==> flow/design.v <==
`timescale 1ns/10ps
module  ATCONV(
	input		clk,
	input		reset,
	output 	    busy,	
	input		ready,	
	output reg	[11:0]	iaddr,
	input signed [12:0]	idata,
	output	reg 	cwr,
	output  reg	[11:0]	caddr_wr,
	output reg 	[12:0] 	cdata_wr,
	output	reg 	crd,
	output reg	[11:0] 	caddr_rd,
	input 	[12:0] 	cdata_rd,
	output reg 	csel
	);
	reg [2:0] cur_state, next_state;
	localparam IDLE = 3'd0;
	localparam READ_IMAGE = 3'd1;
	localparam WRITE_MEM0 = 3'd2;
	localparam READ_MEM0 = 3'd3;
	localparam WRITE_MEM1 = 3'd4;
	localparam FINISH = 3'd5;
	reg [5:0] col, row;
	reg [4:0] tempX_L0, tempY_L0;
	reg [3:0] cnt;
	wire [3:0] is_pad;
	assign is_pad[0] = (col < 6'd2);
	assign is_pad[1] = (col > 6'd61);
	assign is_pad[2] = (row < 6'd2);
	assign is_pad[3] = (row > 6'd61);
	assign busy = !(cur_state == FINISH || cur_state == IDLE);
    reg signed [12:0] kernal;
	reg signed [29:0] conv_sum;
	reg [12:0] max;
	always @(posedge clk or posedge reset) begin
		if(reset) cur_state <= IDLE; 
		else cur_state <= next_state;
	end
	always @(*) begin
		case(cur_state)
			IDLE: begin
				if(ready == 1'b1) next_state = READ_IMAGE;
				else next_state = IDLE;
			end
			READ_IMAGE: begin
				if(cnt == 4'd11) next_state = WRITE_MEM0;
				else next_state = READ_IMAGE;
			end
			WRITE_MEM0: begin
				if(row == 6'd63 && col == 6'd63) next_state = READ_MEM0;
				else next_state = READ_IMAGE;
			end
			READ_MEM0: begin
				if(cnt == 4'd5) next_state = WRITE_MEM1;
				else next_state = READ_MEM0;
			end
			WRITE_MEM1: begin
				if(row == 6'd62 && col == 6'd62) next_state = FINISH;
				else next_state = READ_MEM0;
			end
			FINISH: begin
				next_state = IDLE;
			end
			default: begin
				next_state = IDLE;
			end
		endcase
	end
	always @(posedge clk or posedge reset) begin
		if(reset) begin
			col <= 6'd0;
			row <= 6'd0;
			cnt <= 4'd0;
			tempX_L0 <= 5'd0;
			tempY_L0 <= 5'd0;
			csel <= 1'b0;
			cwr <= 1'b0;
			crd <= 1'b0;
			max <= 13'd0;
			iaddr <= 12'd0;
			caddr_rd <= 12'd0;
			caddr_wr <= 12'd0;
			cdata_wr <= 13'd0;
		end
		else begin
			case(cur_state)
				READ_IMAGE: begin
					case(cnt)
						4'd0: begin   
							case({is_pad[2], is_pad[0]})
								2'b00: iaddr <= {row-6'd2, col-6'd2};
								2'b01: iaddr <= {row-6'd2, 6'd0};
								2'b10: iaddr <= {6'd0, col-6'd2};
								2'b11: iaddr <= {6'd0, 6'd0};
						    endcase
							conv_sum <= 30'd0;
						end
						4'd1: begin   
							if(is_pad[2] == 1'b1) iaddr <= {6'd0, col};
							else iaddr <= {row-6'd2, col};
							conv_sum <= $signed(idata) * kernal;
						end
						4'd2: begin   
							case({is_pad[2], is_pad[1]})
								2'b00: iaddr <= {row-6'd2, col+6'd2};
								2'b01: iaddr <= {row-6'd2, 6'd63};
								2'b10: iaddr <= {6'd0, col+6'd2};
								2'b11: iaddr <= {6'd0, 6'd63};
							endcase
							conv_sum <= conv_sum + $signed(idata) * kernal;
						end
						4'd3: begin   
							if(is_pad[0] == 1'b1) iaddr <= {row, 6'd0};
							else iaddr <= {row, col-6'd2};
							conv_sum <= conv_sum + $signed(idata) * kernal;
						end
						4'd4: begin   
							iaddr <= {row, col};
							conv_sum <= conv_sum + $signed(idata) * kernal;
						end
						4'd5: begin   
							if(is_pad[1] == 1'b1) iaddr <= {row, 6'd63};
							else iaddr <= {row, col+6'd2};
							conv_sum <= conv_sum + $signed(idata) * kernal;
						end
						4'd6: begin   
							case({is_pad[3], is_pad[0]})
								2'b00: iaddr <= {row+6'd2, col-6'd2};
								2'b01: iaddr <= {row+6'd2, 6'd0};
								2'b10: iaddr <= {6'd63, col-6'd2};
								2'b11: iaddr <= {6'd63, 6'd0};
							endcase
							conv_sum <= conv_sum + $signed(idata) * kernal;
						end
						4'd7: begin   
							if(is_pad[3] == 1'b1) iaddr <= {6'd63, col};
							else iaddr <= {row+6'd2, col};
							conv_sum <= conv_sum + $signed(idata) * kernal;
						end
						4'd8: begin   
							case({is_pad[3], is_pad[1]})
								2'b00: iaddr <= {row+6'd2, col+6'd2};
								2'b01: iaddr <= {row+6'd2, 6'd63};
								2'b10: iaddr <= {6'd63, col+6'd2};
								2'b11: iaddr <= {6'd63, 6'd63};
							endcase
							conv_sum <= conv_sum + $signed(idata) * kernal;
						end
						4'd9: begin
							conv_sum <= conv_sum + $signed(idata) * kernal;
						end
						4'd10: begin
							conv_sum <= conv_sum + $signed(13'h1FF4);
						end
						4'd11: begin
							caddr_wr <= {row, col};
							cdata_wr <= (conv_sum[16] || conv_sum[16:4] <= 13'd11)? 13'd0 : conv_sum[16:4]-13'd11;
						end
					endcase
					if(cnt == 11) begin
						cnt <= 4'd0;
						cwr <= 1'b1;
						csel <= 1'b0;
					end
					else 
						cnt <= cnt + 4'd1;
				end
				WRITE_MEM0: begin
					cwr <= 1'b0;
					if(col == 6'd63) begin
						col <= 6'd0;
						row <= row + 6'd1;
					end
					else 
						col <= col + 6'd1;
					if(row == 6'd63 && col == 6'd63) begin
						row <= 6'd0;
						col <= 6'd0;
						cwr <= 1'b0;
						crd <= 1'b1;
						csel <= 1'b0;
					end
				end
				READ_MEM0: begin
					case(cnt)
						4'd0: begin
							caddr_rd <= {row, col};
							max <= 13'd0;
						end
						4'd1: begin
							caddr_rd <= {row, col+6'd1};
							max <= cdata_rd;
						end
						4'd2: begin
							caddr_rd <= {row+6'd1, col};
							max <= (max > cdata_rd)? max : cdata_rd; 
						end
						4'd3: begin
							caddr_rd <= {row+6'd1, col+6'd1};
							max <= (max > cdata_rd)? max : cdata_rd; 
						end
						4'd4: begin
							max <= (max > cdata_rd)? max : cdata_rd;
						end
						4'd5: begin 
							caddr_wr <= {tempY_L0, tempX_L0};
							if(max != 13'd0) begin
								if(max[3:0] != 13'd0) cdata_wr <= (max[12:4] + 1) << 4;
								else cdata_wr <= max[12:4] << 4;
							end
							else 
								cdata_wr <= 13'd0;
						end
					endcase
					if(cnt == 4'd5) begin
						cnt <= 4'd0;
						cwr <= 1'b1;
						crd <= 1'b0;
						csel <= 1'b1;
					end
					else 
						cnt <= cnt + 4'd1;
				end
				WRITE_MEM1: begin
					if(tempX_L0 == 5'd31) begin
						tempY_L0 <= tempY_L0 + 5'd1;
						tempX_L0 <= 5'd0;
					end
					else 
						tempX_L0 <= tempX_L0 + 5'd1;
					if(col == 6'd62) begin
						col <= 6'd0;
						row <= row + 6'd2;
					end
					else
						col <= col + 6'd2;
					if(row == 6'd62 && col == 6'd62) begin
						cwr <= 1'b0;
						crd <= 1'b0;
						csel <= 1'b0;
					end
					else begin
						cwr <= 1'b0;
						crd <= 1'b1;
						csel <= 1'b0;
					end
				end
				FINISH: begin
					row <= 6'd0;
					col <= 6'd0;
					tempX_L0 <= 5'd0;
					tempY_L0 <= 5'd0;
				end
			endcase
		end
	end
	always @(*) begin
		case(cnt)
			4'd1: kernal = 13'h1FFF;
			4'd2: kernal = 13'h1FFE;
			4'd3: kernal = 13'h1FFF;
			4'd4: kernal = 13'h1FFC;
			4'd5: kernal = 13'h0010;
			4'd6: kernal = 13'h1FFC;
			4'd7: kernal = 13'h1FFF;
			4'd8: kernal = 13'h1FFE;
			4'd9: kernal = 13'h1FFF;
			default: kernal = 13'h0;
		endcase
	end
endmodule
==> flow/run.sh <==
#!/bin/bash
# the make line also repeats each setting of config.mk as NAME=value (left out here)
make -C /OpenROAD-flow-scripts/flow DESIGN_CONFIG=/design/flow/config.mk WORK_HOME=/design/flow/orfs CLKGATE_MAP_FILE= finish
==> flow/config.mk <==
export PLATFORM = sky130hd
export DESIGN_NAME = ATCONV
export DESIGN_NICKNAME = ATCONV
export VERILOG_FILES = /design/flow/design.v
export SDC_FILE = /design/flow/constraint.sdc
export NUM_CORES = 4
export LEC_CHECK = 0
export CAP_MARGIN = 20
export CORE_MARGIN = 2
export CORE_UTILIZATION = 72
export CTS_CLUSTER_DIAMETER = 376
export CTS_CLUSTER_SIZE = 100
export PLACE_DENSITY = 0.43
export SLEW_MARGIN = 20
==> flow/constraint.sdc <==
create_clock -name core_clock -period 7.21 [get_ports {clk}]
set_input_delay 1.4420 -clock core_clock [delete_from_list [all_inputs] [get_ports {clk}]]
set_output_delay 1.4420 -clock core_clock [all_outputs]
set_load 0.01 [all_outputs]
==> results of run 1 <==
## final cells by class
class,instances,area share (%)
Clock buffer,23,3.56
Clock inverter,8,0.993
Inverter,144,3.73
Multi-Input combinational cell,1003,57.6
Sequential cell,114,20.1
Tap cell,216,1.85
Timing Repair Buffer,208,12.1
## metrics by stage
step | util (%) | hold WS (ns) | std cells | setup slack (ns)
global route | 92.3 | 0.498 | 1716 | -0.454
detailed placement | 84.4 | 0.466 | 1667 | -0.815
finish | 92.3 | 0.475 | 1716 | -0.373
CTS | 89.6 | 0.477 | 1706 | -0.000683
floorplan | - | 0.467 | 1326 | 0.000118
global placement | 84.4 | 0.460 | 1667 | -0.649
## repair_timing
action                     CTS  global route
gates cloned                 0             0
hold buffers                 0             0
buffers inserted             8            10
setup endpoints to repair    5             6
resized                     39            84
pin swaps                   27            46
## routing by layer
layer | GRT usage, % | share of wire, % | wire [um]
met1 | 53.7 | 34 | 14000
met2 | 65.6 | 45 | 18600
met3 | 9.53 | 13 | 5250
met4 | 14.6 | 8.1 | 3360
met5 | 0 | 0 | 0
==> run notes, run 1 <==
The run finished, with violations left. The checks that failed were negative setup slack. For the worst flop-to-flop path, the logic depth is 29.

Per the post-route antenna check, the number of violating nets is 0. Headroom to the max-slew limit came out at 27.6%.

With the data required time of the critical path at 7.43 ns, the achievable clock frequency is 132 MHz. The kind of launch point of the worst setup path was an input port. The total of flip-flops plus latches after synthesis was 114. The placement report lists the number of port buffers as 81.

The worst setup margin is -0.373 ns, and the clock period minus final worst setup slack is 7.58 ns. Per the synth stats, the proportion of register bits with asynchronous set or reset is 85.1%. For the number of synthesis warnings, the log shows 1.

The number of H-tree branching levels is 4. The run gives 0.0134 mm2 for the cell area after placement. The fraction of synthesized cell area taken by the top area cell type came out at 20.6%.

Endpoints failing hold in the final report were tallied at 0. The tools report the count of fill cells added during filler insertion as 581. Counting both buffers and inverters, the worst setup path holds a total of 4. On the critical path the data arrives at 7.81 ns. The clock transition time at the flip-flop clock pins of the worst setup and hold paths was 0.06 ns.

The fraction of the mapped netlist area in compound gates came out at 17.9%. The critical path capture point is conv_sum[13]. Among the stages of the critical path, the cell type that occurs most often is sky130_fd_sc_hd__ha_1. The via count normalized by instance count is 6.99, and the share of the clock period used by the worst path is 105%.

The most repeated cell in the gate-level netlist after synthesis was sky130_fd_sc_hd__inv_1. Dominant delay contributor by cell family on the critical path: adder cells. Summing the areas of all fa, ha and maj instances in the mapped netlist gives 25.0% of the synthesized area.

The tools report the total routing usage reported by global routing as 40.5%. The number of antenna diodes in the final layout is 0.

In the synthesized netlist, mux cells make up 3.70% of the area. With the largest fanout on the critical path at 7, the overall chip area is 0.0172 mm2. The signed area change from the synthesized netlist to the final layout came out at 25.5%.

The worst setup path is captured at a register. The run gives 27 for the logic depth of the worst setup path including buffers. The synthesized netlist occupies a cell area of 0.0116 mm2. The run gives 24100 um for the detailed-placement wirelength estimate. The OpenROAD warning count is 45.

The number of nets in the layout was 1708. Category of the critical setup timing path: in -> reg.

TritonCTS built the clock tree. The sequential cells in the finished layout cover a total of 0.00294 mm2. The core region is 0.0158 mm2. Summed over all failing endpoints, the final setup total negative slack is -1.40 ns.

The die extent in y is 131 um. Per STA, the startpoint of the critical path is idata[2]. The tools report the cell at the root of the clock tree as sky130_fd_sc_hd__clkbuf_16. In this run the critical register-to-register path is launched from cnt[1]. For the post-route clock skew, the log shows 0.0132 ns. The setup check on the worst reg-to-reg path leaves a slack of -0.21 ns. After detailed routing, the total wire length is 41200 um. Detailed-route iteration 0 reported a violation count of 2002. The run gives 0 for the initial antenna violation count.

The floorplan step records an initial core utilization of 73.5%. The logs give 1326 for the synthesized netlist cell count and 0.0146 mm2 for the final cell area excluding filler cells. Ranked by total cell area, the synthesized netlist is headed by sky130_fd_sc_hd__dfrtp_1 (21%), sky130_fd_sc_hd__ha_1 (13%), sky130_fd_sc_hd__fa_1 (11%).

The tools report the start point of the worst min-delay path as caddr_rd[2]. The congestion estimate from routability-driven global placement came to 1.00. STA shows the worst min-delay path finishing at caddr_rd[2]. The logic area was 0.00842 mm2. Summing over every cut layer, the via total after detailed routing is 12000. The count of pins on the block boundary was 82.

The count of pins over their slew limit is 0. Hold-critical path depth: 1. In this design, the stage delay of the slowest critical-path cell is 0.51 ns.

Path category of the worst min-delay check: reg -> reg. In this run the maximum-capacitance check reported violations numbering 0. Yosys shows that the main logic family after synthesis is adder cells.

Entering global routing, the biggest net connects 67 pins. Summed over all layers, the global routing overflow is 0. In this run, synthesis inferred 17 flip-flops with an integrated enable. Buffers inserted during clock tree synthesis total 17. Each instance of the synthesized netlist takes up on average 8.78 um2.

The count of cell types in the netlist was 75; the setup violation total in the final timing report was 5. The synthesized netlist was found by Yosys to have 1326 cells. After synthesis, the chip area reported by Yosys is 0.0116 mm2. Looking at the cell usage after synthesis, the top flip-flop cell is sky130_fd_sc_hd__dfrtp_1. For reference, the placement row count at floorplan is 46. The insertion delay of the later-clocked pin in the worst-skew pair is 0.43 ns. The xor and xnor fraction of the mapped netlist area works out to 6.31%. Counting instances in the post-synthesis netlist gives the leading cell types as sky130_fd_sc_hd__inv_1 (143), sky130_fd_sc_hd__nand2_1 (127), sky130_fd_sc_hd__ha_1 (125).

The number of clock sinks seen by CTS was 114. The number of global-route vias before repair is 11000. Worst-margin pin slew: 1.08 ns. The wire length of the first global-routing pass is 56100 um. Counting every net in the synthesized netlist gives 1546. The sequential-to-total area share from yosys stat was 25.2%; the area fraction in and, or, nand and nor cells after synthesis was 15.0%. Looking at the critical path, the single cell with the biggest stage delay is sky130_fd_sc_hd__fa_1. The cell taking the most area after synthesis is sky130_fd_sc_hd__dfrtp_1. The endpoint identified for the worst register-to-register timing path is conv_sum[13]. Width of the chip: 131 um. The number of search-and-repair iterations in the first detailed-routing pass is 9.

TritonRoute reported its final design rule violation total as 0. The clock passes through at most 2 buffers. Routed length per instance: 24.0 um.
==> run 2, diff against run 1 <==
ABC_AREA = 1   (was default)
CELL_PAD_IN_SITES_GLOBAL_PLACEMENT = 0   (was default)
CORE_UTILIZATION = 70   (was 72)
CTS_CLUSTER_DIAMETER = 320   (was 376)
CTS_CLUSTER_SIZE = 24   (was 100)
HOLD_SLACK_MARGIN = 0.27   (was default)
PLACE_DENSITY = 0.7   (was 0.43)
SLEW_MARGIN = 15   (was 20)
clock period = 7.08 ns   (was 7.21 ns; I/O delays follow)
==> run 2 against run 1 <==
The layout still fails its checks (negative setup slack). First-iteration DRC count up 31%. Count of clock-buffer cells in the layout up 3. Synthesized cell count up 17%. Critical path type unchanged. Area after synthesis down 0.13%.
==> run notes, run 2 <==
The category of the critical setup timing path was in -> reg (unchanged). TritonCTS built the clock tree. Fail Reasons: negative setup slack (unchanged). The cell at the root of the clock tree is sky130_fd_sc_hd__clkbuf_16 (unchanged).

For the achievable clock frequency, the log shows 120 MHz. Most repeated cell in the gate-level netlist after synthesis: sky130_fd_sc_hd__inv_1 (unchanged). Data required time of the critical path: 7.26 ns (was 7.43 ns).

Path category of the worst min-delay check: reg -> reg (unchanged). The run finished, with violations left. For the final wirelength, the log shows 49000 um (was 41200 um). Worst flop-to-flop path startpoint: cnt[0] (was cnt[1]).

Cell type of the slowest stage on the worst timing path: sky130_fd_sc_hd__fa_1 (unchanged). The critical path capture point type was a register (unchanged). The worst slack after detailed placement is -0.965 ns (was -0.815 ns). Most common library cells after synthesis: sky130_fd_sc_hd__inv_1 (293), sky130_fd_sc_hd__nand2_1 (266), sky130_fd_sc_hd__nor2_1 (169) (was sky130_fd_sc_hd__inv_1 (143), sky130_fd_sc_hd__nand2_1 (127), sky130_fd_sc_hd__ha_1 (125)). With the routed length per instance at 24.2 um (was 24.0 um), the share of the clock period used by the worst path is 118% (was 105%). Setup repair after global routing could not meet its margin everywhere. The utilization after layout was 92.7% (was 92.3%). Overall chip area: 0.0177 mm2 (was 0.0172 mm2). The total congestion overflow was 0 (unchanged). The number of nets in the layout came out at 2008 (was 1708).

Signed area change from the synthesized netlist to the final layout: 30.9% (was 25.5%). The run gives 70.9% (was 73.5%) as the initial core utilization. With the total antenna diodes in the routed design at 0 (unchanged), the number of cell instances on the worst register-to-register path is 39 (was 29).

The run gives -1.27 ns (was -0.373 ns) as the worst setup margin. The OpenROAD warning count is 45 (unchanged), and the number of port buffers is 81 (unchanged). The area fraction in full adders, half adders and majority gates is 24.8% (was 25.0%). The worst-margin pin slew is 1.09 ns (was 1.08 ns), and the cell area after placement is 0.0138 mm2 (was 0.0134 mm2). The fraction of synthesized cell area taken by the top area cell type was 20.7% (was 20.6%). The count of instantiated cells in the yosys netlist came out at 1552 (was 1326).

The tools report the number of synthesis warnings as 1 (unchanged). The run gives 0.0147 ns (was 0.0132 ns) for the post-route clock skew. The number of buffers and inverters on the critical path works out to 9 (was 4).

The main kind of combinational logic by area was adder cells (unchanged). The starting DRC count in detailed routing is 2620 (was 2002). The run gives 4 (was 7) for the largest fanout on the critical path. The pin count of the biggest net entering global routing is 75 (was 67), and the hold-critical path depth is 2 (was 1).

The tools report the sequential-to-total area share from yosys stat as 25.3% (was 25.2%). For the core footprint, the log shows 0.0164 mm2 (was 0.0158 mm2). With the number of placement rows at 47 (was 46), the xor and xnor fraction of the mapped netlist area is 3.54% (was 6.31%). The fraction of the mapped netlist area in compound gates came out at 13.9% (was 17.9%). The mux contribution to synthesized area works out to 0% (was 3.70%). The tools report the worst reg2reg path endpoint as conv_sum[16] (was conv_sum[13]). The number of failing hold endpoints at the final stage came out at 0 (unchanged). The tools report the start point of the worst min-delay path as caddr_wr[3] (was caddr_rd[2]). The clock transition time at the flip-flop clock pins of the worst setup and hold paths was 0.06 ns (about the same); the count of pins on the block boundary was 82 (unchanged). The logs give 114 (unchanged) for the number of clock sinks seen by CTS and 0 (unchanged) for the initial antenna violation count.

Die extent in y: 133 um (was 131 um). The cell taking the most area after synthesis was sky130_fd_sc_hd__dfrtp_1 (unchanged). The synthesized netlist cell count is 1552 (was 1326). The logs give 53 (was 75) for the count of cell types in the netlist and 0 (unchanged) for the number of buffers inserted by hold repair at cts. The run gives 12500 (was 11000) as the number of global-route vias before repair.

The count of fill cells added during filler insertion came out at 591 (was 581). The largest buffer count on any clock path was 2 (unchanged); the count of pins over their slew limit was 0 (unchanged). Counting I/O delays and the setup requirement, the final critical path takes 8.35 ns.

The dominant delay contributor by cell family on the critical path is adder cells (unchanged). The critical path capture point is conv_sum[16] (was conv_sum[13]). The async set or reset register ratio after synthesis came out at 85.1% (unchanged). With the remaining antenna violation count at 0 (unchanged), the worst-case register-to-register setup slack is -1.24 ns (was -0.21 ns). The logic depth of the worst setup path including buffers is 34 (was 27).

Tally of max-capacitance violations: 0 (unchanged). The count of library flops with an enable pin works out to 17 (unchanged). The endpoint of the worst hold-timing path was caddr_wr[3] (was caddr_rd[2]). The tools report the kind of launch point of the worst setup path as an input port (unchanged).

The insertion delay of the later-clocked pin in the worst-skew pair came out at 0.45 ns (was 0.43 ns). Average cell area after synthesis: 7.49 um2 (was 8.78 um2). The tools report the timing startpoint of the critical path as idata[7] (was idata[2]). For the number of H-tree branching levels, the log shows 4 (unchanged). The chip area from the yosys synthesis statistics is 0.0116 mm2 (about the same).

The delay of the slowest cell on the worst path was 0.83 ns (was 0.51 ns); the data arrival time of the worst path was 8.53 ns (was 7.81 ns). Worst slew slack as a fraction of its limit: 26.5% (was 27.6%). Cell area after synthesis: 0.0116 mm2 (about the same).

Detailed-placement wirelength estimate: 26100 um (was 24100 um). The width of the chip is 133 um (was 131 um). The via total after detailed routing is 13900 (was 12000), and the area fraction in and, or, nand and nor cells after synthesis is 21.6% (was 15.0%). The run gives 43.8% (was 40.5%) for the total routing usage reported by global routing.

The total of flip-flops plus latches after synthesis is 114 (unchanged). The run gives 7 (was 5) as the setup violation total in the final timing report. The wire length of the first global-routing pass was 61100 um (was 56100 um); the number of search-and-repair iterations in the first detailed-routing pass was 16 (was 9).

The via count normalized by instance count was 6.87 (was 6.99); the post-synth net total was 1772 (was 1546). Top area cells in the synthesized netlist: sky130_fd_sc_hd__dfrtp_1 (21%), sky130_fd_sc_hd__ha_1 (13%), sky130_fd_sc_hd__fa_1 (11%) (unchanged). The dominant synthesized flop cell was sky130_fd_sc_hd__dfrtp_1 (unchanged). For the routability congestion estimate, the log shows 1.04 (was 1.00).

The total DRC errors in the routed layout is 0 (unchanged). With the TritonCTS buffer count at 17 (unchanged), the final cell area excluding filler cells is 0.0152 mm2 (was 0.0146 mm2).
-- run 2: layout make-up --
class,count,area (um2),share of cell area (%)
inverters,305,1170,7.70
flip-flops and latches,114,2940,19.3
clock buffers,26,542,3.56
multi-input cells,1105,8100,53.3
clock inverters,6,113,0.740
repair buffers,245,2070,13.6
well taps,220,275,1.81
-- run 2: per-stage QoR --
stage	setup TNS [ns]	hold slack [ns]	instances
floorplan	0	0.492	1552
global placement	-3.65	0.465	1951
detailed placement	-5.35	0.472	1951
CTS	0	0.485	1999
global route	-5.51	0.515	2021
finish	-5.36	0.479	2021
-- run 2: timing repair --
action                     CTS  global route
setup buffers               16            24
setup endpoints to repair    6             8
resized                     83            94
pin swaps                   66            85
-- run 2: layer usage --
| metal | wire [um] | up-vias | GRT usage [%] |
|---|---|---|---|
| li1 | - | 5487 | - |
| met1 | 14800 | 6208 | 50.7 |
| met2 | 21000 | 1521 | 73.4 |
| met3 | 7180 | 672 | 10.4 |
| met4 | 5970 | 4 | 27.5 |
| met5 | 101 | - | 0 |
==> run 3, diff against run 2 <==
CELL_PAD_IN_SITES_GLOBAL_PLACEMENT = default   (was 0)
CORE_UTILIZATION = 72   (was 70)
CTS_CLUSTER_DIAMETER = 376   (was 320)
CTS_CLUSTER_SIZE = 100   (was 24)
HOLD_SLACK_MARGIN = default   (was 0.27)
PLACE_DENSITY = 0.43   (was 0.7)
SETUP_SLACK_MARGIN = 1.17   (was default)
SLEW_MARGIN = 20   (was 15)
clock period = 7.37 ns   (was 7.08 ns; I/O delays follow)
==> run 3 against run 2 <==
The run now fails in global routing (5_1_grt). Synthesized cell count did not move. Die size is 2.7% lower. Area after synthesis unchanged.
==> run notes, run 3 <==
Count of library flops with an enable pin: 17 (unchanged). Per the GRT congestion report, total overflow comes to 271. The tools report the initial core utilization as 73.5% (was 70.9%). The fraction of the mapped netlist area in compound gates was 13.9% (unchanged); the routability congestion estimate was 0.988 (was 1.04). Top area cells in the synthesized netlist: sky130_fd_sc_hd__dfrtp_1 (21%), sky130_fd_sc_hd__ha_1 (13%), sky130_fd_sc_hd__fa_1 (11%) (unchanged). The run gives 114 (unchanged) for the total of flip-flops plus latches after synthesis. Most common library cells after synthesis: sky130_fd_sc_hd__inv_1 (293), sky130_fd_sc_hd__nand2_1 (266), sky130_fd_sc_hd__nor2_1 (169) (unchanged).

The area fraction in and, or, nand and nor cells after synthesis was 21.6% (unchanged); the number of placement rows was 46 (was 47). The sequential-to-total area share from yosys stat is 25.3% (unchanged). With the number of synthesis warnings at 1 (unchanged), the overall chip area is 0.0172 mm2 (was 0.0177 mm2). With the number of H-tree branching levels at 4 (unchanged), the width of the chip is 131 um (was 133 um). The area fraction in full adders, half adders and majority gates was 24.8% (unchanged). The run ended at global routing (5_1_grt). The average cell area after synthesis was 7.49 um2 (unchanged). The tool reported: "[ERROR GRT-0232] Routing congestion too high. Check the congestion heatmap in the GUI". The number of port buffers was 81 (unchanged); the chip area from the yosys synthesis statistics was 0.0116 mm2 (unchanged). The TritonCTS buffer count was 17 (unchanged). With the count of pins on the block boundary at 82 (unchanged), the xor and xnor fraction of the mapped netlist area is 3.54% (unchanged). The cell taking the most area after synthesis is sky130_fd_sc_hd__dfrtp_1 (unchanged). The main kind of combinational logic by area was adder cells (unchanged). The logs give 53 (unchanged) for the count of cell types in the netlist and 2 (unchanged) for the largest buffer count on any clock path. Across every metal layer, demand over resource in global routing totals 86.3%. The die extent in y was 131 um (was 133 um). The dominant synthesized flop cell is sky130_fd_sc_hd__dfrtp_1 (unchanged). The fraction of synthesized cell area taken by the top area cell type works out to 20.7% (unchanged). For the cell area after synthesis, the log shows 0.0116 mm2 (unchanged). The mux contribution to synthesized area works out to 0% (unchanged). The detailed-placement wirelength estimate is 27300 um (was 26100 um), and the synthesized netlist cell count is 1552 (unchanged). The tools report the post-synth net total as 1772 (unchanged).

The tools report the count of instantiated cells in the yosys netlist as 1552 (unchanged). The tools report the cell at the root of the clock tree as sky130_fd_sc_hd__clkbuf_16 (unchanged). The most repeated cell in the gate-level netlist after synthesis was sky130_fd_sc_hd__inv_1 (unchanged).

The flow did not finish. The tools report the number of clock sinks seen by CTS as 114 (unchanged). The core footprint was 0.0158 mm2 (was 0.0164 mm2); the cell area after placement was 0.0137 mm2 (was 0.0138 mm2). The async set or reset register ratio after synthesis works out to 85.1% (unchanged).
==> run 3: through the flow <==
stage | instances | setup slack, ns | setup TNS (ns) | util [%]
after CTS | 1983 | 0.314 | 0 | 93.8
after detailed placement | 1926 | -0.739 | -2.77 | 86.8
after global placement | 1926 | -0.464 | -1.36 | 86.8
after floorplan | 1552 | 0.236 | 0 | -
==> run 3: metal layers <==
metal,overflow,track usage [%]
met4,89,93.4
met5,1,28.8
met2,177,102
met3,4,73.5
met1,0,83.0
==> run 3: repair_timing <==
item,4_1_cts
pin swaps,81
endpoints found under the setup margin,10
buffers inserted,25
hold buffers,0
resized,133
==> run 4, diff against run 3 <==
CELL_PAD_IN_SITES_GLOBAL_PLACEMENT = 1   (was default)
CORE_MARGIN = 9   (was 2)
CORE_UTILIZATION = 42   (was 72)
CTS_CLUSTER_DIAMETER = 286   (was 376)
CTS_CLUSTER_SIZE = 99   (was 100)
GPL_TIMING_DRIVEN = 0   (was default)
PLACE_DENSITY = 0.7   (was 0.43)
SETUP_SLACK_MARGIN = default   (was 1.17)
SLEW_MARGIN = 15   (was 20)
TNS_END_PERCENT = 15   (was default)
clock period = 6.36 ns   (was 7.37 ns; I/O delays follow)
==> run 4 against run 3 <==
The layout now fails its checks (negative setup slack). Die size grew 98%. Area after synthesis unchanged. Synthesized cell count unchanged.
==> run notes, run 4 <==
The area fraction in and, or, nand and nor cells after synthesis came out at 21.6% (unchanged). The tools report the number of clock sinks seen by CTS as 114 (unchanged). The run gives 0 for the initial antenna violation count.

The run gives 0.882 (was 0.988) as the routability congestion estimate. The number of failing hold endpoints at the final stage was 0. Number of nets in the layout: 1944. In this run the worst path has a maximum fanout of 6. The run gives 1 (unchanged) as the number of synthesis warnings. Per the run summary, max-cap violations total 0.

Pins over their slew limit in the final report were tallied at 0. With the met2 wire length at 17500 um, the total congestion overflow is 0. Clock-pin slew was measured on the worst setup and hold paths at 0.06 ns.

The main kind of combinational logic by area is adder cells (unchanged). The tools report the count of instantiated cells in the yosys netlist as 1552 (unchanged). The achievable clock frequency is 145 MHz. The largest individual stage delay along the critical path comes from the cell sky130_fd_sc_hd__fa_1. The run gives 1552 (unchanged) as the synthesized netlist cell count. The total of flip-flops plus latches after synthesis is 114 (unchanged). The die extent in y was 184 um (was 131 um); the delay of the slowest cell on the worst path was 0.53 ns.

STA classifies the critical path startpoint as a register. The initial core utilization is 42.9% (was 73.5%). The critical path capture point was conv_sum[16]. Total DRC errors in the routed layout: 0.

Per the timing report, the most critical flop-to-flop path originates at cnt[0]. The run gives 17 (unchanged) as the TritonCTS buffer count. The path with the worst hold slack has its endpoint at caddr_wr[1].

The detailed router reports a met3 wire length of 924 um. The count of cell types in the netlist is 53 (unchanged). The number of global-route vias before repair is 10800. The run gives 0.0340 mm2 (was 0.0172 mm2) as the overall chip area. The most repeated cell in the gate-level netlist after synthesis was sky130_fd_sc_hd__inv_1 (unchanged). The worst-margin pin slew is 0.912 ns, and the xor and xnor fraction of the mapped netlist area is 3.54% (unchanged). The fraction of synthesized cell area taken by the top area cell type is 20.7% (unchanged). The tools report the core footprint as 0.0271 mm2 (was 0.0158 mm2). The average cell area after synthesis is 7.49 um2 (unchanged).

The dominant synthesized flop cell is sky130_fd_sc_hd__dfrtp_1 (unchanged). With the mux contribution to synthesized area at 0% (unchanged), the async set or reset register ratio after synthesis is 85.1% (unchanged). The later pin in the worst-skew pair is clocked with a latency of 0.42 ns.

The width of the chip works out to 184 um (was 131 um). Cell taking the most area after synthesis: sky130_fd_sc_hd__dfrtp_1 (unchanged). The tools report the largest buffer count on any clock path as 2 (unchanged). The sequential-to-total area share from yosys stat is 25.3% (unchanged).

The reasons given for failing layout checks are negative setup slack. The worst slack after detailed placement was -2.08 ns (was -0.739 ns); the number of search-and-repair iterations in the first detailed-routing pass was 6. The clock period minus final worst setup slack works out to 6.91 ns. The area fraction in full adders, half adders and majority gates works out to 24.8% (unchanged). Relative to the synthesized area, the layout overhead comes to 26.8%.

With the count of library flops with an enable pin at 17 (unchanged), the count of fill cells added during filler insertion is 2667. Counting instances, the worst hold path has a depth of 2. The total routing usage reported by global routing was 21.0%. The number of port buffers works out to 81 (unchanged). The timing startpoint of the critical path is cnt[0]. Top routing layer in use: met4.

The tightest hold path in the finished design has a slack of 0.476 ns. TritonRoute output was used to compute an average wire per cell of 16.6 um.

Top area cells in the synthesized netlist: sky130_fd_sc_hd__dfrtp_1 (21%), sky130_fd_sc_hd__ha_1 (13%), sky130_fd_sc_hd__fa_1 (11%) (unchanged). Across all stage logs, warnings added up to 45. The run gives 0.0160 ns as the post-route clock skew.

TritonCTS built the clock tree. With the fraction of the mapped netlist area in compound gates at 13.9% (unchanged), the final wirelength is 35000 um. The worst reg2reg path endpoint is conv_sum[16]. The worst setup margin came out at -0.550 ns. Using the TritonRoute via totals, the vias-per-cell ratio works out to 5.04.

The post-synth net total was 1772 (unchanged); the worst-case register-to-register setup slack was -0.55 ns. Counting stages on the worst path, the most repeated cell is sky130_fd_sc_hd__inv_1. The run gives 0 for the remaining antenna violation count. The run gives 0.00294 mm2 as the sequential cell area in the final layout. For the cell area after synthesis, the log shows 0.0116 mm2 (unchanged). STA reports the tightest min-delay check as being of type reg -> reg. The number of cell instances on the worst register-to-register path works out to 43. Setup repair after global routing could not meet its margin everywhere.

The tools report the detailed-placement wirelength estimate as 27500 um (was 27300 um). The timing report lists the critical path depth as 43 cells. After layout, the worst path uses 109% of the clock period. The tools report the critical path capture point type as a register. Entering global routing, the biggest net connects 80 pins. The data arrival time of the worst path is 7.07 ns. The count of pins on the block boundary was 82 (unchanged). The area taken by multi-input combinational cells is reported as 0.00806 mm2. The final route contains 10600 vias. The first global-routing pass estimated 56600 um of wire.

The routed metal-1 wire length came out at 16100 um. Setup violation total in the final timing report: 6. The flow ran to the end, but the layout failed its checks.

The critical path in this run is classified as reg -> reg. The dominant delay contributor by cell family on the critical path was adder cells. The number of H-tree branching levels was 4 (unchanged).

With the chip area from the yosys synthesis statistics at 0.0116 mm2 (unchanged), the total antenna diodes in the routed design is 0. The number of placement rows is 60 (was 46), and the data required time of the critical path is 6.52 ns. The number of buffers and inverters on the critical path is 8. The tools report the starting DRC count in detailed routing as 684. Worst slew slack as a fraction of its limit: 38.6%. Most common library cells after synthesis: sky130_fd_sc_hd__inv_1 (293), sky130_fd_sc_hd__nand2_1 (266), sky130_fd_sc_hd__nor2_1 (169) (unchanged). The launch point of the worst min-delay path is recorded as caddr_wr[1]. The cell at the root of the clock tree was sky130_fd_sc_hd__clkbuf_16 (unchanged).
## run 4: through the flow
stage	TNS, ns	instances	utilization (%)	area, um2
floorplan	-2.11	1552	-	11800
global placement	-18.72	2005	48.4	13100
detailed placement	-14.79	2006	48.5	13100
CTS	-2.33	2103	54.0	14600
global route	-4.86	2109	54.4	14700
finish	-2.45	2109	54.4	14700
## run 4: timing repair
action,in CTS,in global routing
setup endpoints to repair,10,9
pin swaps,85,15
setup buffers,65,6
gates resized,156,13
hold buffers,0,0
## run 4: per-layer routing
layer | vias to the layer above | GRT usage [%]
li1 | 5371 | -
met1 | 5068 | 26.6
met2 | 169 | 37.0
met3 | 27 | 2.44
met4 | 0 | 4.96
met5 | - | 0
## run 4: layout make-up
class,count,area share (%)
multi-input combinational,1105,54.7
sequential,114,20.0
timing repair buffer,153,9.42
inverter,305,7.96
tap,372,3.16
clock buffer,19,3.07
buffer,28,1.01
clock inverter,13,0.730
==> run 5, diff against run 4 <==
ABC_AREA = default   (was 1)
CELL_PAD_IN_SITES_GLOBAL_PLACEMENT = default   (was 1)
CORE_MARGIN = 2   (was 9)
CORE_UTILIZATION = 70   (was 42)
CTS_CLUSTER_DIAMETER = default   (was 286)
CTS_CLUSTER_SIZE = 36   (was 99)
GPL_TIMING_DRIVEN = default   (was 0)
PLACE_DENSITY = default   (was 0.7)
SETUP_SLACK_MARGIN = 1.45   (was default)
SLEW_MARGIN = 20   (was 15)
TNS_END_PERCENT = 5   (was 15)
clock period = 4.88 ns   (was 6.36 ns; I/O delays follow)
==> run 5 against run 4 <==
Still fails the layout checks on negative setup slack. Fmax fell by 7.0%. Global-route usage rose by 23 points. Highest routed layer is now met5. Count of clock-buffer cells in the layout rose by 2. Sequential share of layout area fell by 0.64 points. Final cell count fell by 16%. Register-to-register slack got worse by 2.0 ns. Flip-flop count did not move. Die size fell by 48%. First-iteration DRC count rose to 3.3 times the previous value. Hold slack got worse by 0.00067 ns. Synthesized cell count fell by 15%.
==> run notes, run 5 <==
The count of pins over their slew limit is 0 (unchanged). Fraction of synthesized cell area taken by the top area cell type: 20.6% (was 20.7%). The category of the critical setup timing path is reg -> reg (unchanged). The worst-margin pin slew is 1.06 ns (was 0.912 ns). The flow ran to the end, but the layout failed its checks. The logic depth of the worst setup path including buffers was 31 (was 43); the initial antenna violation count was 4 (was 0).

The routability congestion estimate is 0.927 (was 0.882). The cell type of the slowest stage on the worst timing path was sky130_fd_sc_hd__fa_1 (unchanged). The width of the chip came out at 133 um (was 184 um). The share of the clock period used by the worst path is 152% (was 109%). The chip area from the yosys synthesis statistics is 0.0116 mm2 (about the same), and the number of buffers and inverters on the critical path is 6 (was 8). Number of synthesis warnings: 1 (unchanged). For the number of H-tree branching levels, the log shows 4 (unchanged). The starting DRC count in detailed routing was 2287 (was 684); the fraction of the mapped netlist area in compound gates was 17.9% (was 13.9%). The async set or reset register ratio after synthesis was 85.1% (unchanged). The accumulated negative setup slack was -23.14 ns (was -2.45 ns).

Largest fanout on the critical path: 9 (was 6). Tally of max-capacitance violations: 0 (unchanged). With the remaining antenna violation count at 0 (unchanged), the total of flip-flops plus latches after synthesis is 114 (unchanged).

The run gives 81 (unchanged) for the number of port buffers. The worst slew slack as a fraction of its limit came out at 29.0% (was 38.6%). The synthesized netlist cell count came out at 1326 (was 1552). Cell at the root of the clock tree: sky130_fd_sc_hd__clkbuf_16 (unchanged). The critical path capture point type was a register (unchanged).

Initial core utilization: 71.0% (was 42.9%). The kind of launch point of the worst setup path is a register (unchanged). The cell taking the most area after synthesis was sky130_fd_sc_hd__dfrtp_1 (unchanged). The cell seen most often among critical-path stages was sky130_fd_sc_hd__fa_1 (was sky130_fd_sc_hd__inv_1). The die extent in y works out to 133 um (was 184 um). Overall chip area: 0.0177 mm2 (was 0.0340 mm2). Dominant synthesized flop cell: sky130_fd_sc_hd__dfrtp_1 (unchanged). The pin count of the biggest net entering global routing was 75 (was 80).

With the number of failing hold endpoints at the final stage at 0 (unchanged), the detailed-placement wirelength estimate is 23900 um (was 27500 um). The wire length of the first global-routing pass was 61600 um (was 56600 um). The hold-critical path depth came out at 2 (unchanged). The count of instantiated cells in the yosys netlist was 1326 (was 1552); the post-synth net total was 1546 (was 1772).

TritonCTS built the clock tree. Start point of the worst min-delay path: caddr_rd[11] (was caddr_wr[1]). The count of cell types in the netlist was 75 (was 53). The number of search-and-repair iterations in the first detailed-routing pass is 14 (was 6). The number of cell instances on the worst register-to-register path is 31 (was 43), and the area fraction in and, or, nand and nor cells after synthesis is 15.0% (was 21.6%). With the clock period minus final worst setup slack at 7.43 ns (was 6.91 ns), the number of placement rows is 47 (was 60). The dominant delay contributor by cell family on the critical path was adder cells (unchanged).

The achievable clock frequency was 135 MHz (was 145 MHz). The tools report the timing startpoint of the critical path as cnt[1] (was cnt[0]). The main kind of combinational logic by area was adder cells (unchanged). The worst slack after detailed placement is -2.46 ns (was -2.08 ns). The signed area change from the synthesized netlist to the final layout is 30.7% (was 26.8%).

The worst-case register-to-register setup slack was -2.55 ns (was -0.55 ns). The setup violation total in the final timing report came out at 13 (was 6). The average cell area after synthesis was 8.78 um2 (was 7.49 um2); the worst setup margin was -2.55 ns (was -0.550 ns).

The area fraction in full adders, half adders and majority gates came out at 25.0% (was 24.8%). Total congestion overflow: 0 (unchanged). The tools report the number of nets in the layout as 1749 (was 1944).

With the total DRC errors in the routed layout at 0 (unchanged), the count of library flops with an enable pin is 17 (unchanged). With the number of clock sinks seen by CTS at 114 (unchanged), the number of global-route vias before repair is 12100 (was 10800).

The path category of the worst min-delay check is reg -> reg (unchanged). Total routing usage reported by global routing: 43.9% (was 21.0%).

The via count normalized by instance count came out at 7.10 (was 5.04). Endpoint of the worst hold-timing path: caddr_rd[11] (was caddr_wr[1]). The tools report the count of fill cells added during filler insertion as 596 (was 2667). The mux contribution to synthesized area was 3.70% (was 0%).

The run gives 25.2% (was 25.3%) for the sequential-to-total area share from yosys stat. For the via total after detailed routing, the log shows 12500 (was 10600). The run gives 0.43 ns (was 0.42 ns) as the insertion delay of the later-clocked pin in the worst-skew pair. Cell area after synthesis: 0.0116 mm2 (about the same). The data arrival time of the worst path is 7.56 ns (was 7.07 ns), and the TritonCTS buffer count is 17 (unchanged). Fail Reasons: negative setup slack (unchanged). The OpenROAD warning count came out at 47 (was 45). The post-route clock skew is 0.0179 ns (was 0.0160 ns). With the routed length per instance at 25.8 um (was 16.6 um), the core footprint is 0.0164 mm2 (was 0.0271 mm2). Top area cells in the synthesized netlist: sky130_fd_sc_hd__dfrtp_1 (21%), sky130_fd_sc_hd__ha_1 (13%), sky130_fd_sc_hd__fa_1 (11%) (unchanged). The worst reg2reg path endpoint is conv_sum[15] (was conv_sum[16]). For the data required time of the critical path, the log shows 5.01 ns (was 6.52 ns). The run gives 6.31% (was 3.54%) for the xor and xnor fraction of the mapped netlist area.

Most common library cells after synthesis: sky130_fd_sc_hd__inv_1 (143), sky130_fd_sc_hd__nand2_1 (127), sky130_fd_sc_hd__ha_1 (125) (was sky130_fd_sc_hd__inv_1 (293), sky130_fd_sc_hd__nand2_1 (266), sky130_fd_sc_hd__nor2_1 (169)). The tools report the largest buffer count on any clock path as 2 (unchanged). With the final wirelength at 45600 um (was 35000 um), the utilization after layout is 92.7% (was 54.4%).

The worst flop-to-flop path startpoint was cnt[1] (was cnt[0]). Setup repair after global routing could not meet its margin everywhere.

The tools report the critical path capture point as conv_sum[15] (was conv_sum[16]). For the count of pins on the block boundary, the log shows 82 (unchanged).

The most repeated cell in the gate-level netlist after synthesis is sky130_fd_sc_hd__inv_1 (unchanged). The delay of the slowest cell on the worst path is 0.51 ns (was 0.53 ns), and the clock transition time at the flip-flop clock pins of the worst setup and hold paths is 0.07 ns (was 0.06 ns).
[run 5: cell type report]
class	instances	area, um2	share of cell area (%)
tap	220	275	1.81
timing repair buffer	249	2120	13.9
clock buffer	21	460	3.03
antenna	2	5.00	0.0329
sequential	114	2940	19.3
inverter	144	551	3.62
multi-input combinational	1003	8730	57.4
clock inverter	11	130	0.855
[run 5: routing by layer]
layer  wire length, um  GRT usage (%)  vias up
li1                  -              -     4990
met1             14600           50.5     5792
met2             20600           74.4     1229
met3              5920           11.4      514
met4              4460           25.2        4
met5                54              0        -
[run 5: repair_timing]
item,4_1_cts,5_1_grt
endpoints found under the hold margin,0,0
hold buffers,0,0
endpoints found under the setup margin,17,27
buffers inserted,8,7
pin swaps,29,40
gates resized,49,60
[run 5: metrics by stage]
step           std cells  area [um2]  hold WS, ns
6_report            1764       15200        0.476
5_1_grt             1763       15200        0.507
4_1_cts             1755       14900        0.482
3_5_place_dp        1715       13900        0.470
3_3_place_gp        1715       13900        0.463
2_1_floorplan       1326       12000        0.467
==> run 6, diff against run 5 <==
ABC_AREA = 1   (was default)
CAP_MARGIN = 5   (was 20)
CORE_UTILIZATION = 72   (was 70)
CTS_CLUSTER_DIAMETER = 355   (was default)
HOLD_SLACK_MARGIN = -0.1   (was default)
PLACE_DENSITY_LB_ADDON = 0.2   (was default)
SETUP_SLACK_MARGIN = default   (was 1.45)
TNS_END_PERCENT = default   (was 5)
clock period = 6.49 ns   (was 4.88 ns; I/O delays follow)
==> run 6 against run 5 <==
Synthesized cell count up 17%. Area after synthesis fell by 0.13%. The run now fails in global routing (5_1_grt). Die size fell by 2.8%.
==> run notes, run 6 <==
The tools report the post-synth net total as 1772 (was 1546). The fraction of the mapped netlist area in compound gates is 13.9% (was 17.9%). The core footprint was 0.0158 mm2 (was 0.0164 mm2); the cell area after synthesis was 0.0116 mm2 (about the same). The tools report the total routing usage reported by global routing as 75.3%.

Most repeated cell in the gate-level netlist after synthesis: sky130_fd_sc_hd__inv_1 (unchanged). The die extent in y came out at 131 um (was 133 um). The logs give 34 for the total congestion overflow and 1552 (was 1326) for the count of instantiated cells in the yosys netlist. The run gives 25.3% (was 25.2%) as the sequential-to-total area share from yosys stat.

The average cell area after synthesis was 7.49 um2 (was 8.78 um2). The cell taking the most area after synthesis was sky130_fd_sc_hd__dfrtp_1 (unchanged). The number of placement rows is 46 (was 47). The run gives 0.0116 mm2 (about the same) for the chip area from the yosys synthesis statistics. The dominant synthesized flop cell was sky130_fd_sc_hd__dfrtp_1 (unchanged).

Top area cells in the synthesized netlist: sky130_fd_sc_hd__dfrtp_1 (21%), sky130_fd_sc_hd__ha_1 (13%), sky130_fd_sc_hd__fa_1 (11%) (unchanged). The run stopped with a tool error. The area fraction in and, or, nand and nor cells after synthesis came out at 21.6% (was 15.0%). The logs give 1963 (was 1715) for the post-placement cell count and 28200 um (was 23900 um) for the detailed-placement wirelength estimate. The run gives 0% (was 3.70%) for the mux contribution to synthesized area. Most common library cells after synthesis: sky130_fd_sc_hd__inv_1 (293), sky130_fd_sc_hd__nand2_1 (266), sky130_fd_sc_hd__nor2_1 (169) (was sky130_fd_sc_hd__inv_1 (143), sky130_fd_sc_hd__nand2_1 (127), sky130_fd_sc_hd__ha_1 (125)). With the number of port buffers at 81 (unchanged), the async set or reset register ratio after synthesis is 85.1% (unchanged). For the initial core utilization, the log shows 73.5% (was 71.0%). With the routability congestion estimate at 0.963 (was 0.927), the largest buffer count on any clock path is 2 (unchanged). The number of synthesis warnings was 1 (unchanged); the total of flip-flops plus latches after synthesis was 114 (unchanged). Stage where the run ended: global routing (5_1_grt).

The tools report the TritonCTS buffer count as 17 (unchanged). The tool reported: "[ERROR GRT-0116] Global routing finished with congestion. Check the congestion regions in the DRC Viewer". The logs give 82 (unchanged) for the count of pins on the block boundary and 1552 (was 1326) for the synthesized netlist cell count.

The width of the chip was 131 um (was 133 um); the area fraction in full adders, half adders and majority gates was 24.8% (was 25.0%). The count of library flops with an enable pin works out to 17 (unchanged). The run gives 114 (unchanged) as the number of clock sinks seen by CTS. Fraction of synthesized cell area taken by the top area cell type: 20.7% (was 20.6%). The cell at the root of the clock tree was sky130_fd_sc_hd__clkbuf_16 (unchanged). For the number of H-tree branching levels, the log shows 4 (unchanged). With the xor and xnor fraction of the mapped netlist area at 3.54% (was 6.31%), the count of cell types in the netlist is 53 (was 75). The main kind of combinational logic by area was adder cells (unchanged). With the cell area after placement at 0.0139 mm2 (about the same), the overall chip area is 0.0172 mm2 (was 0.0177 mm2).
==> run 6: repair_timing <==
item / 4_1_cts
hold buffers: 0
endpoints found under the setup margin: 10
gates resized: 114
pin swaps: 79
endpoints found under the hold margin: 0
buffers inserted: 26
==> run 6: metrics by stage <==
| step | setup slack [ns] |
|---|---|
| 3_3_place_gp | -1.15 |
| 3_5_place_dp | -1.45 |
| 4_1_cts | -0.572 |
| 2_1_floorplan | -0.468 |
==> run 6: per-layer routing <==
| metal | global-route usage [%] | GRT overflow |
|---|---|---|
| met1 | 75.4 | 0 |
| met2 | 92.0 | 17 |
| met3 | 60.3 | 2 |
| met4 | 75.8 | 14 |
| met5 | 19.4 | 1 |
==> run 7, diff against run 6 <==
ABC_AREA = default   (was 1)
CAP_MARGIN = 10   (was 5)
CELL_PAD_IN_SITES_DETAIL_PLACEMENT = 2   (was default)
CELL_PAD_IN_SITES_GLOBAL_PLACEMENT = 0   (was default)
CORE_UTILIZATION = 48   (was 72)
CTS_CLUSTER_DIAMETER = default   (was 355)
CTS_CLUSTER_SIZE = default   (was 36)
HOLD_SLACK_MARGIN = default   (was -0.1)
MAX_ROUTING_LAYER = met5   (was default)
PLACE_DENSITY = 0.45   (was default)
PLACE_DENSITY_LB_ADDON = default   (was 0.2)
SETUP_SLACK_MARGIN = 2.36   (was default)
clock period = 15.2 ns   (was 6.49 ns; I/O delays follow)
==> run 7 against run 6 <==
The flow stops in clock tree synthesis (4_1_cts). Die size grew 49%. Synthesized cell count is 15% lower. Area after synthesis grew 0.13%.
==> run notes, run 7 <==
The stage where the run ended is clock tree synthesis (4_1_cts) (was global routing (5_1_grt)). The fraction of the mapped netlist area in compound gates works out to 17.9% (was 13.9%). The cell taking the most area after synthesis was sky130_fd_sc_hd__dfrtp_1 (unchanged).

The most repeated cell in the gate-level netlist after synthesis is sky130_fd_sc_hd__inv_1 (unchanged). The count of library flops with an enable pin came out at 17 (unchanged). The average cell area after synthesis is 8.78 um2 (was 7.49 um2). The tools report the routability congestion estimate as 0.888 (was 0.963).

The async set or reset register ratio after synthesis is 85.1% (unchanged), and the area fraction in full adders, half adders and majority gates is 25.0% (was 24.8%). The fraction of synthesized cell area taken by the top area cell type is 20.6% (was 20.7%), and the initial core utilization is 49.3% (was 73.5%). The tools report the chip area from the yosys synthesis statistics as 0.0116 mm2 (about the same). The dominant synthesized flop cell was sky130_fd_sc_hd__dfrtp_1 (unchanged). The main kind of combinational logic by area was adder cells (unchanged).

The sequential-to-total area share from yosys stat is 25.2% (was 25.3%). Post-synth net total: 1546 (was 1772). Most common library cells after synthesis: sky130_fd_sc_hd__inv_1 (143), sky130_fd_sc_hd__nand2_1 (127), sky130_fd_sc_hd__ha_1 (125) (was sky130_fd_sc_hd__inv_1 (293), sky130_fd_sc_hd__nand2_1 (266), sky130_fd_sc_hd__nor2_1 (169)). Number of port buffers: 81 (unchanged).

The width of the chip is 160 um (was 131 um), and the total of flip-flops plus latches after synthesis is 114 (unchanged). The area fraction in and, or, nand and nor cells after synthesis was 15.0% (was 21.6%); the overall chip area was 0.0255 mm2 (was 0.0172 mm2). The number of synthesis warnings was 1 (unchanged); the count of pins on the block boundary was 82 (unchanged). The cell area after synthesis is 0.0116 mm2 (about the same), and the core footprint is 0.0236 mm2 (was 0.0158 mm2).

The count of cell types in the netlist came out at 75 (was 53). The logs give 36200 um (was 28200 um) for the detailed-placement wirelength estimate and 56 (was 46) for the number of placement rows. Top area cells in the synthesized netlist: sky130_fd_sc_hd__dfrtp_1 (21%), sky130_fd_sc_hd__ha_1 (13%), sky130_fd_sc_hd__fa_1 (11%) (unchanged).

The run gives 1326 (was 1552) for the synthesized netlist cell count. Error msg: [ERROR DPL-0033] detailed placement checks failed during check placement (was [ERROR GRT-0116] Global routing finished with congestion. Check the congestion regions in the DRC Viewer). The worst slack after detailed placement is 4.43 ns (was -1.45 ns). The count of instantiated cells in the yosys netlist came out at 1326 (was 1552). The mux contribution to synthesized area is 3.70% (was 0%), and the die extent in y is 160 um (was 131 um). The run stopped with a tool error.

Xor and xnor fraction of the mapped netlist area: 6.31% (was 3.54%).
[run 7: metrics by stage]
step | hold slack (ns) | area (um2) | instances | utilization, %
2_1_floorplan | 0.467 | 11600 | 1326 | -
3_3_place_gp | 0.459 | 12700 | 1668 | 53.6
3_5_place_dp | 0.480 | 12700 | 1668 | 53.6
==> run 8, diff against run 7 <==
ABC_AREA = 0   (was default)
CAP_MARGIN = 20   (was 10)
CELL_PAD_IN_SITES_DETAIL_PLACEMENT = default   (was 2)
CELL_PAD_IN_SITES_GLOBAL_PLACEMENT = default   (was 0)
CORE_ASPECT_RATIO = 1.72   (was default)
CORE_UTILIZATION = 22   (was 48)
CTS_CLUSTER_DIAMETER = 42   (was default)
CTS_CLUSTER_SIZE = 20   (was default)
GPL_ROUTABILITY_DRIVEN = 1   (was default)
MAX_ROUTING_LAYER = default   (was met5)
MIN_ROUTING_LAYER = met1   (was default)
PLACE_DENSITY = default   (was 0.45)
PLACE_DENSITY_LB_ADDON = 0.22   (was default)
SETUP_SLACK_MARGIN = default   (was 2.36)
SLEW_MARGIN = 5   (was 20)
clock period = 9.15 ns   (was 15.2 ns; I/O delays follow)
==> run 8 against run 7 <==
The run now finishes clean. Area after synthesis stayed put. Synthesized cell count stayed put. Die size is 110% higher.
==> run notes, run 8 <==
Most common library cells after synthesis: sky130_fd_sc_hd__inv_1 (143), sky130_fd_sc_hd__nand2_1 (127), sky130_fd_sc_hd__ha_1 (125) (unchanged). The most critical min-delay path falls under reg -> reg. For the achievable clock frequency, the log shows 119 MHz. Most repeated cell in the gate-level netlist after synthesis: sky130_fd_sc_hd__inv_1 (unchanged). The pin closest to its max-slew limit shows a slew of 1.10 ns. In this run the layout overhead on the synthesized area is reported as 18.5%. The run gives 8.78 um2 (unchanged) for the average cell area after synthesis.

Detailed-placement wirelength estimate: 29200 um (was 36200 um). Main kind of combinational logic by area: adder cells (unchanged). The setup violation total in the final timing report was 0. The tools report the number of global-route vias before repair as 10400. The logs give 1605 for the number of nets in the layout and 114 for the number of clock sinks seen by CTS. Post-synth net total: 1546 (unchanged).

For the data arrival time of the worst path, the log shows 8.55 ns. The total congestion overflow came out at 0. The number of port buffers works out to 81 (unchanged). After layout, the setup clock skew is reported as 0.00787 ns. The run gives 1326 (unchanged) as the count of instantiated cells in the yosys netlist. The tools report the post-placement cell count as 2036 (was 1668). In this run the critical register-to-register path is launched from cnt[0]. Per the log, the first TritonRoute iteration ended with a DRC count of 393. STA shows the worst min-delay path finishing at iaddr[11].

The worst slack after detailed placement was 0.288 ns (was 4.43 ns). The area fraction in and, or, nand and nor cells after synthesis was 15.0% (unchanged); the tightest hold margin was 0.474 ns.

The cell at the root of the clock tree was sky130_fd_sc_hd__clkbuf_16. Routability congestion estimate: 0.829 (was 0.888). The run gives 7 for the largest fanout on the critical path. With the number of search-and-repair iterations in the first detailed-routing pass at 5, the number of failing hold endpoints at the final stage is 0. The run gives 179 um (was 160 um) for the width of the chip.

The tool warning count for the run is 42. The timing startpoint of the critical path is idata[5]. The final route contains 9688 vias.

Antenna repair during routing inserted a diode count of 0. The area fraction in full adders, half adders and majority gates is 25.0% (unchanged), and the clock transition time at the flip-flop clock pins of the worst setup and hold paths is 0.06 ns.

Fraction of synthesized cell area taken by the top area cell type: 20.6% (unchanged). The cell area after placement is 0.0132 mm2 (was 0.0127 mm2). The xor and xnor fraction of the mapped netlist area was 6.31% (unchanged).

Setup repair after global routing left no endpoint under its margin. The run gives 25.2% (unchanged) for the sequential-to-total area share from yosys stat. Clock tree synthesis inserted a total of 17 buffers.

The synthesized netlist cell count is 1326 (unchanged). The cell family contributing the most delay on the critical path is adder cells. The critical path endpoint has a required time of 9.32 ns.

Count of cell types in the netlist: 75 (unchanged). After routing the design area is 0.0138 mm2. For the final wirelength, the log shows 36300 um. In this run the most critical hold path is launched from iaddr[11]. For the overall chip area, the log shows 0.0548 mm2 (was 0.0255 mm2).

Clock latency on the worst-skew pair, taken at its later pin, is 0.44 ns. The run gives 22.3% (was 49.3%) for the initial core utilization. Top area cells in the synthesized netlist: sky130_fd_sc_hd__dfrtp_1 (21%), sky130_fd_sc_hd__ha_1 (13%), sky130_fd_sc_hd__fa_1 (11%) (unchanged). Chip area from the yosys synthesis statistics: 0.0116 mm2 (unchanged). For reference, the most critical setup path is categorized as in -> reg. Delay of the slowest cell on the worst path: 0.54 ns. The critical path ends at conv_sum[16]. The tally of max-capacitance violations was 0; the mux contribution to synthesized area was 3.70% (unchanged). Across every metal layer, demand over resource in global routing totals 13.8%. Per the detail_route report, vias per standard cell equal 4.68. The fraction of the mapped netlist area in compound gates came out at 17.9% (unchanged). With the count of library flops with an enable pin at 17 (unchanged), the total DRC errors in the routed layout is 0.

The accumulated negative setup slack was 0 ns. The tools report the number of buffers inserted by hold repair at cts as 0. The total of flip-flops plus latches after synthesis was 114 (unchanged); the number of cell instances on the worst register-to-register path was 31. With the core footprint at 0.0523 mm2 (was 0.0236 mm2), the worst slew slack as a fraction of its limit is 26.6%.

The number of cells on the worst hold path is listed as 2. The flow ran to the end and the layout has no timing, DRC or antenna violations. Of the available clock period, the critical path in the final layout requires 91.6%.

Looking at the clock tree report, the H-tree level count equals 4. The dominant synthesized flop cell was sky130_fd_sc_hd__dfrtp_1 (unchanged). Cell taking the most area after synthesis: sky130_fd_sc_hd__dfrtp_1 (unchanged). Nets still carrying antenna violations after routing amount to 0. TritonCTS built the clock tree. The logic depth of the worst setup path including buffers was 28. Number of synthesis warnings: 1 (unchanged). With the number of buffers and inverters on the critical path at 5, the utilization after layout is 26.4%. The async set or reset register ratio after synthesis is 85.1% (unchanged). The quantity of gates resized following cts came out at 0.

The initial antenna violation count was 0; the wire length of the first global-routing pass was 58800 um. The final timing report lists a max-slew violation count of 0.

The die extent in y is 306 um (was 160 um), and the cell area after synthesis is 0.0116 mm2 (unchanged). Cell type of the slowest stage on the worst timing path: sky130_fd_sc_hd__clkdlybuf4s50_1. The worst setup path is captured at a register. Once routing completed, OpenROAD measured the worst setup slack at 0.769 ns.

The longest clock path from root to sink contains 2 buffers. The setup check on the worst reg-to-reg path leaves a slack of 1.42 ns. The number of placement rows was 110 (was 56).

The routed length per instance is 17.6 um. STA classifies the critical path startpoint as an input port.

Entering global routing, the biggest net connects 55 pins. The routed design could run at a clock period as short as 8.38 ns. The final report lists a non-filler cell total of 2070. The count of pins on the block boundary came out at 82 (unchanged). Looking at the post-CTS report, the setup buffer insertion count equals 0.

In this run the critical register-to-register path is captured at conv_sum[16].
-- run 8: area by class of cell --
class	count	area (um2)
Fill cell	5668	38500
Clock buffer	21	460
Tap cell	672	841
Multi-Input combinational cell	1003	7920
Inverter	144	543
Sequential cell	114	2940
Timing Repair Buffer	105	992
Clock inverter	11	104
-- run 8: per-layer routing --
layer,global-route usage (%),share of wire [%]
met1,15.7,40
met3,1.97,3.0
met2,25.7,54
met4,5.20,2.9
met5,0,0
